## bfcpu_core
module bfcpu_core
(
    input  logic CLK,
    input  logic RES_N,
    output logic        BUS_REQ,
    output logic        BUS_WRITE,
    output logic [15:0] BUS_ADDR,
    output logic [ 7:0] BUS_WDATA,
    input  logic [ 7:0] BUS_RDATA,
    input  logic        BUS_RDY,
    output logic        IO_REQ,
    output logic        IO_WRITE,
    output logic [ 1:0] IO_ADDR,
    output logic [ 7:0] IO_WDATA,
    input  logic [ 7:0] IO_RDATA,
    input  logic        IO_RDY
);
Settings: LEC_CHECK=0, CAP_MARGIN=0, CORE_ASPECT_RATIO=0.99, CORE_MARGIN=2, CORE_UTILIZATION=72, CTS_CLUSTER_DIAMETER=360, CTS_CLUSTER_SIZE=15, GPL_ROUTABILITY_DRIVEN=1, HOLD_SLACK_MARGIN=-0.09, MIN_ROUTING_LAYER=met1, PLACE_DENSITY_LB_ADDON=0.03, SETUP_SLACK_MARGIN=1.95, SLEW_MARGIN=10; clock period 8.24 ns.
run.sh (not shown) runs the stock make flow with config.mk's settings and CLKGATE_MAP_FILE=.
Then changed:
==> flow/config.mk (replaced) <==
export PLATFORM = sky130hd
export DESIGN_NAME = bfcpu_core
export DESIGN_NICKNAME = bfcpu_core
export VERILOG_FILES = /design/flow/design.v
export SDC_FILE = /design/flow/constraint.sdc
export NUM_CORES = 4
export LEC_CHECK = 0
export CAP_MARGIN = 20
export CORE_MARGIN = 2
export CORE_UTILIZATION = 40
export SLEW_MARGIN = 20
==> flow/constraint.sdc (replaced) <==
create_clock -name core_clock -period 9.74 [get_ports {CLK}]
set_input_delay 1.9480 -clock core_clock [delete_from_list [all_inputs] [get_ports {CLK}]]
set_output_delay 1.9480 -clock core_clock [all_outputs]
set_load 0.01 [all_outputs]
The changed run passed the timing, DRC and antenna checks. Worst setup slack loses 0.61 ns. Power decreases by 9.2%. Final area climbs by 0.84%.
Then changed:
--- a/flow/config.mk
+++ b/flow/config.mk
@@ -9,3 +9,4 @@
 export CORE_MARGIN = 2
-export CORE_UTILIZATION = 40
+export CORE_UTILIZATION = 65
+export SETUP_SLACK_MARGIN = 1.91
 export SLEW_MARGIN = 20
==> flow/constraint.sdc (replaced) <==
create_clock -name core_clock -period 7.81 [get_ports {CLK}]
set_input_delay 1.5620 -clock core_clock [delete_from_list [all_inputs] [get_ports {CLK}]]
set_output_delay 1.5620 -clock core_clock [all_outputs]
set_load 0.01 [all_outputs]
What happened: Sequential share of layout area shrinks by 1.6 points; power climbs by a quarter to a third; final cell count decreases by a few percent; clock power increases by a quarter to a third; wire length came out lower slightly; clock-buffer cell count goes down by 7; synthesized area does not change; final area grows by a few percent; setup slack gains 0.44 ns.
Then changed:
--- a/flow/config.mk
+++ b/flow/config.mk
@@ -9,4 +9,4 @@
 export CORE_MARGIN = 2
-export CORE_UTILIZATION = 65
-export SETUP_SLACK_MARGIN = 1.91
+export CORE_UTILIZATION = 40
+export SETUP_SLACK_MARGIN = 0.04
 export SLEW_MARGIN = 20
==> flow/constraint.sdc (replaced) <==
create_clock -name core_clock -period 9.74 [get_ports {CLK}]
set_input_delay 1.9480 -clock core_clock [delete_from_list [all_inputs] [get_ports {CLK}]]
set_output_delay 1.9480 -clock core_clock [all_outputs]
set_load 0.01 [all_outputs]
Result: Non-clock buffer count is lower by 141. Setup slack degrades by 0.37 ns. Wire length is higher by 1.1%. Core utilization is lower by 31 points. Global-route usage is lower by 15 points. Flip-flop count is unchanged.
Then changed:
--- a/flow/config.mk
+++ b/flow/config.mk
@@ -9,4 +9,5 @@
 export CORE_MARGIN = 2
-export CORE_UTILIZATION = 40
-export SETUP_SLACK_MARGIN = 0.04
+export CORE_UTILIZATION = 67
+export CTS_CLUSTER_SIZE = 40
+export SETUP_SLACK_MARGIN = -0.24
 export SLEW_MARGIN = 20
==> flow/constraint.sdc (replaced) <==
create_clock -name core_clock -period 5.46 [get_ports {CLK}]
set_input_delay 1.0920 -clock core_clock [delete_from_list [all_inputs] [get_ports {CLK}]]
set_output_delay 1.0920 -clock core_clock [all_outputs]
set_load 0.01 [all_outputs]
The new run completed and failed the layout checks on setup timing. Global-route usage came out higher by 26 points. Sequential share of layout area came out lower by 3.7 points. Core utilization climbs by 39 points. Final area came out higher by 11%. Power increases by 99%. Clock skew stays flat. Routed wire length climbs by 21%. Final cell count is higher by 1.9%. Worst setup slack degrades by 1.3 ns.
Then changed:
--- a/flow/config.mk
+++ b/flow/config.mk
@@ -7,5 +7,5 @@
 export LEC_CHECK = 0
-export CAP_MARGIN = 20
+export CAP_MARGIN = 15
 export CORE_MARGIN = 2
-export CORE_UTILIZATION = 67
+export CORE_UTILIZATION = 72
 export CTS_CLUSTER_SIZE = 40
==> flow/constraint.sdc (replaced) <==
create_clock -name core_clock -period 8.24 [get_ports {CLK}]
set_input_delay 1.6480 -clock core_clock [delete_from_list [all_inputs] [get_ports {CLK}]]
set_output_delay 1.6480 -clock core_clock [all_outputs]
set_load 0.01 [all_outputs]
The new run ran to the end with violations: setup timing.
Sequential power went down by 26%.
Wire length went down by 18%.
Design area went down by 12%.
Global-route usage went down by 5.9 points.
Non-clock buffer count went down by 424.
Register-to-register slack improved by 1.6 ns.
Worst setup slack improved by 0.87 ns.
Sequential share of layout area went up by 4.3 points.
Hold slack got worse by 0.024 ns.
Count of clock-buffer cells in the layout went up by 2.
Synthesized area stays the same.

* * *

Starting RTL as in the previous note.
Settings: LEC_CHECK=0, CAP_MARGIN=0, CORE_ASPECT_RATIO=0.99, CORE_MARGIN=2, CORE_UTILIZATION=72, CTS_CLUSTER_DIAMETER=397, CTS_CLUSTER_SIZE=15, GPL_ROUTABILITY_DRIVEN=1, HOLD_SLACK_MARGIN=-0.09, MIN_ROUTING_LAYER=met1, PLACE_DENSITY_LB_ADDON=0.03, SETUP_SLACK_MARGIN=2.05, SLEW_MARGIN=40, TNS_END_PERCENT=5; clock period 8.24 ns.
Edit:
Settings changed: CAP_MARGIN 0 to 20, CORE_ASPECT_RATIO 0.99 to not set, CORE_UTILIZATION 72 to 23, CTS_CLUSTER_DIAMETER 397 to not set, CTS_CLUSTER_SIZE 15 to not set, GPL_ROUTABILITY_DRIVEN 1 to not set, HOLD_SLACK_MARGIN -0.09 to not set, MIN_ROUTING_LAYER met1 to not set, PLACE_DENSITY_LB_ADDON 0.03 to not set, SETUP_SLACK_MARGIN 2.05 to not set, SLEW_MARGIN 40 to 20, TNS_END_PERCENT 5 to not set.
Clock period 8.24 ns to 11.3 ns, I/O delays scaled along.
After rerunning: Count of clock-buffer cells in the layout increases by 14. Worst setup slack is worse by 0.20 ns. Cell count climbs by about 32%. Clock power came out higher by about 10%.
Edit:
Settings changed: CORE_UTILIZATION 23 to 70, CTS_CLUSTER_DIAMETER set to 27, CTS_CLUSTER_SIZE set to 37, SETUP_SLACK_MARGIN set to 1.84.
Clock period 11.3 ns to 7.29 ns, I/O delays scaled along.
The new run completed, yet does not pass: negative setup slack.
Die area drops by 67%.
First-iteration DRC count rises by 120%.
Final area rises by 11%.
Setup slack is worse by 0.85 ns.
Worst hold slack improved by 0.011 ns.
Routed wire length grows by 33%.
Global-route usage climbs by 39 points.
Power goes up by 120%.
Via count climbs by 27%.
Edit:
Settings changed: ABC_AREA set to 1, CORE_ASPECT_RATIO set to 0.65, CTS_CLUSTER_DIAMETER 27 to 100, CTS_CLUSTER_SIZE 37 to not set, MAX_ROUTING_LAYER set to met5, SETUP_SLACK_MARGIN 1.84 to not set.
Clock period 7.29 ns to 10.0 ns, I/O delays scaled along.
The changed run went through all stages and came out clean. Clock-buffer cell count fell by 69. Sequential power fell by 17%. Hold slack gets worse by 0.019 ns. Register-to-register slack gets better by 2.2 ns. Clock power fell by 68%.
Edit:
Settings changed: ABC_AREA 1 to not set, CORE_ASPECT_RATIO 0.65 to not set, CORE_UTILIZATION 70 to 40, CTS_CLUSTER_DIAMETER 100 to not set, MAX_ROUTING_LAYER met5 to not set.
Clock period 10.0 ns to 12.0 ns, I/O delays scaled along.
Outcome: Sequential share of layout area came out lower by 0.79 points. Clock skew came out lower by 0.022 ns. Cell count fell by 15%. Core utilization falls by 32 points.
Edit:
Settings changed: CORE_UTILIZATION 40 to 36.
Clock period 12.0 ns to 9.74 ns, I/O delays scaled along.
What happened:
- worst setup slack loses 0.40 ns
- worst hold slack hardly moves
- non-clock buffer count came out higher by 6
- global-route usage came out lower by 4.0 points

* * *

== JK ==
Starting RTL as in the previous note.
make LEC_CHECK=0 CAP_MARGIN=20 CORE_ASPECT_RATIO=0.99 CORE_MARGIN=2 CORE_UTILIZATION=21 GPL_ROUTABILITY_DRIVEN=1 HOLD_SLACK_MARGIN=-0.09 MAX_ROUTING_LAYER=met4 MIN_ROUTING_LAYER=met1 SETUP_SLACK_MARGIN=-0.45 SLEW_MARGIN=20 TNS_END_PERCENT=5 finish   # period 13.0 ns
Edits applied to the flow inputs when going from JK to MS:
- CORE_ASPECT_RATIO no longer set, was 0.99
- TNS_END_PERCENT no longer set, was 5
- MAX_ROUTING_LAYER no longer set, was met4
- SLEW_MARGIN now 10, was 20
- HOLD_SLACK_MARGIN no longer set, was -0.09
- CORE_UTILIZATION now 58, was 21
- the clock period (ns, I/O delays scaled along) now 8.69, was 13.0
--- outcome ---
MS had finished all stages when the layout checks came back failing, citing negative setup slack.
MS vs JK: cell-internal power up by more than half
Going from JK to MS, the combinational fraction of the cell area was found to have gone up by 1.8 points.
Between JK and MS, the flow reports via count of the routed design increasing slightly.
Looking at final weighted congestion of routability-driven global placement, MS sits about 0.9% lower than JK does.
First-pass GRT wire length: MS vs JK down 5500 microns

* * *

== alpha ==
bfcpu_core again, from the RTL that the note above started with.
export LEC_CHECK = 0
export CAP_MARGIN = 5
export CORE_MARGIN = 2
export CORE_UTILIZATION = 71
export CTS_CLUSTER_DIAMETER = 27
export CTS_CLUSTER_SIZE = 37
export GPL_ROUTABILITY_DRIVEN = 1
export MIN_ROUTING_LAYER = met1
export SETUP_SLACK_MARGIN = 1.96
export SLEW_MARGIN = 40
create_clock -name core_clock -period 7.79 [get_ports {CLK}]
For beta, these inputs were changed with respect to alpha:
# alpha
export LEC_CHECK = 0
export CAP_MARGIN = 5
export CORE_MARGIN = 2
export CORE_UTILIZATION = 71
export CTS_CLUSTER_DIAMETER = 27
export CTS_CLUSTER_SIZE = 37
export GPL_ROUTABILITY_DRIVEN = 1
export MIN_ROUTING_LAYER = met1
export SETUP_SLACK_MARGIN = 1.96
export SLEW_MARGIN = 40
create_clock -name core_clock -period 7.79 [get_ports {CLK}]
# beta
export LEC_CHECK = 0
export CAP_MARGIN = 20
export CORE_MARGIN = 2
export CORE_UTILIZATION = 21
export GPL_ROUTABILITY_DRIVEN = 1
export HOLD_SLACK_MARGIN = -0.09
export MIN_ROUTING_LAYER = met1
export SETUP_SLACK_MARGIN = -0.45
export SLEW_MARGIN = 10
export TNS_END_PERCENT = 5
create_clock -name core_clock -period 13.0 [get_ports {CLK}]
==> results <==
- Biggest cell delay along the critical path: beta vs alpha up 110 ps
- Compared with alpha, beta is more frugal on power.
- Looking at heaviest power group, the clock result is from alpha; the sequential cells one comes from beta.
- beta ended up with BUS_RDY as its launching element of the worst setup path; alpha ended up with U_CACHE.dm_hit_dphase_write.
- beta reports its capturing instance or port of the critical path as BUS_ADDR[6] while alpha reports BUS_ADDR[2].
- Lower share of power burned in combinational logic was reported by alpha, not beta.
- beta vs. alpha: switching power share of the total up 0.52 points, first-pass GRT wire length -about 16%, part of the cycle the worst path needs went down by 7.3 points.
What gamma does differently from beta at the input level:
# beta
export LEC_CHECK = 0
export CAP_MARGIN = 20
export CORE_MARGIN = 2
export CORE_UTILIZATION = 21
export GPL_ROUTABILITY_DRIVEN = 1
export HOLD_SLACK_MARGIN = -0.09
export MIN_ROUTING_LAYER = met1
export SETUP_SLACK_MARGIN = -0.45
export SLEW_MARGIN = 10
export TNS_END_PERCENT = 5
create_clock -name core_clock -period 13.0 [get_ports {CLK}]
# gamma
export LEC_CHECK = 0
export CAP_MARGIN = 20
export CORE_MARGIN = 2
export CORE_UTILIZATION = 40
export SLEW_MARGIN = 20
create_clock -name core_clock -period 10.0 [get_ports {CLK}]
--- outcome ---
gamma reached the end of the flow, and the finished layout is clean on the timing, DRC and antenna checks.
Post-layout period usage of the worst path in gamma vs beta: up 8.0 points
gamma vs beta on TritonCTS buffer count: gamma is the lower one.
Re remaining antenna violation count after routing: no difference whatsoever between gamma and beta.
Diff beta -> gamma | worst setup margin | decrease of 1170 ps
Sum of routed wire length over all layers shrinks by a few percent when moving from beta to gamma.
Compared with beta, gamma ends up with less cell area.
Power is estimated from default activity; no workload was simulated.
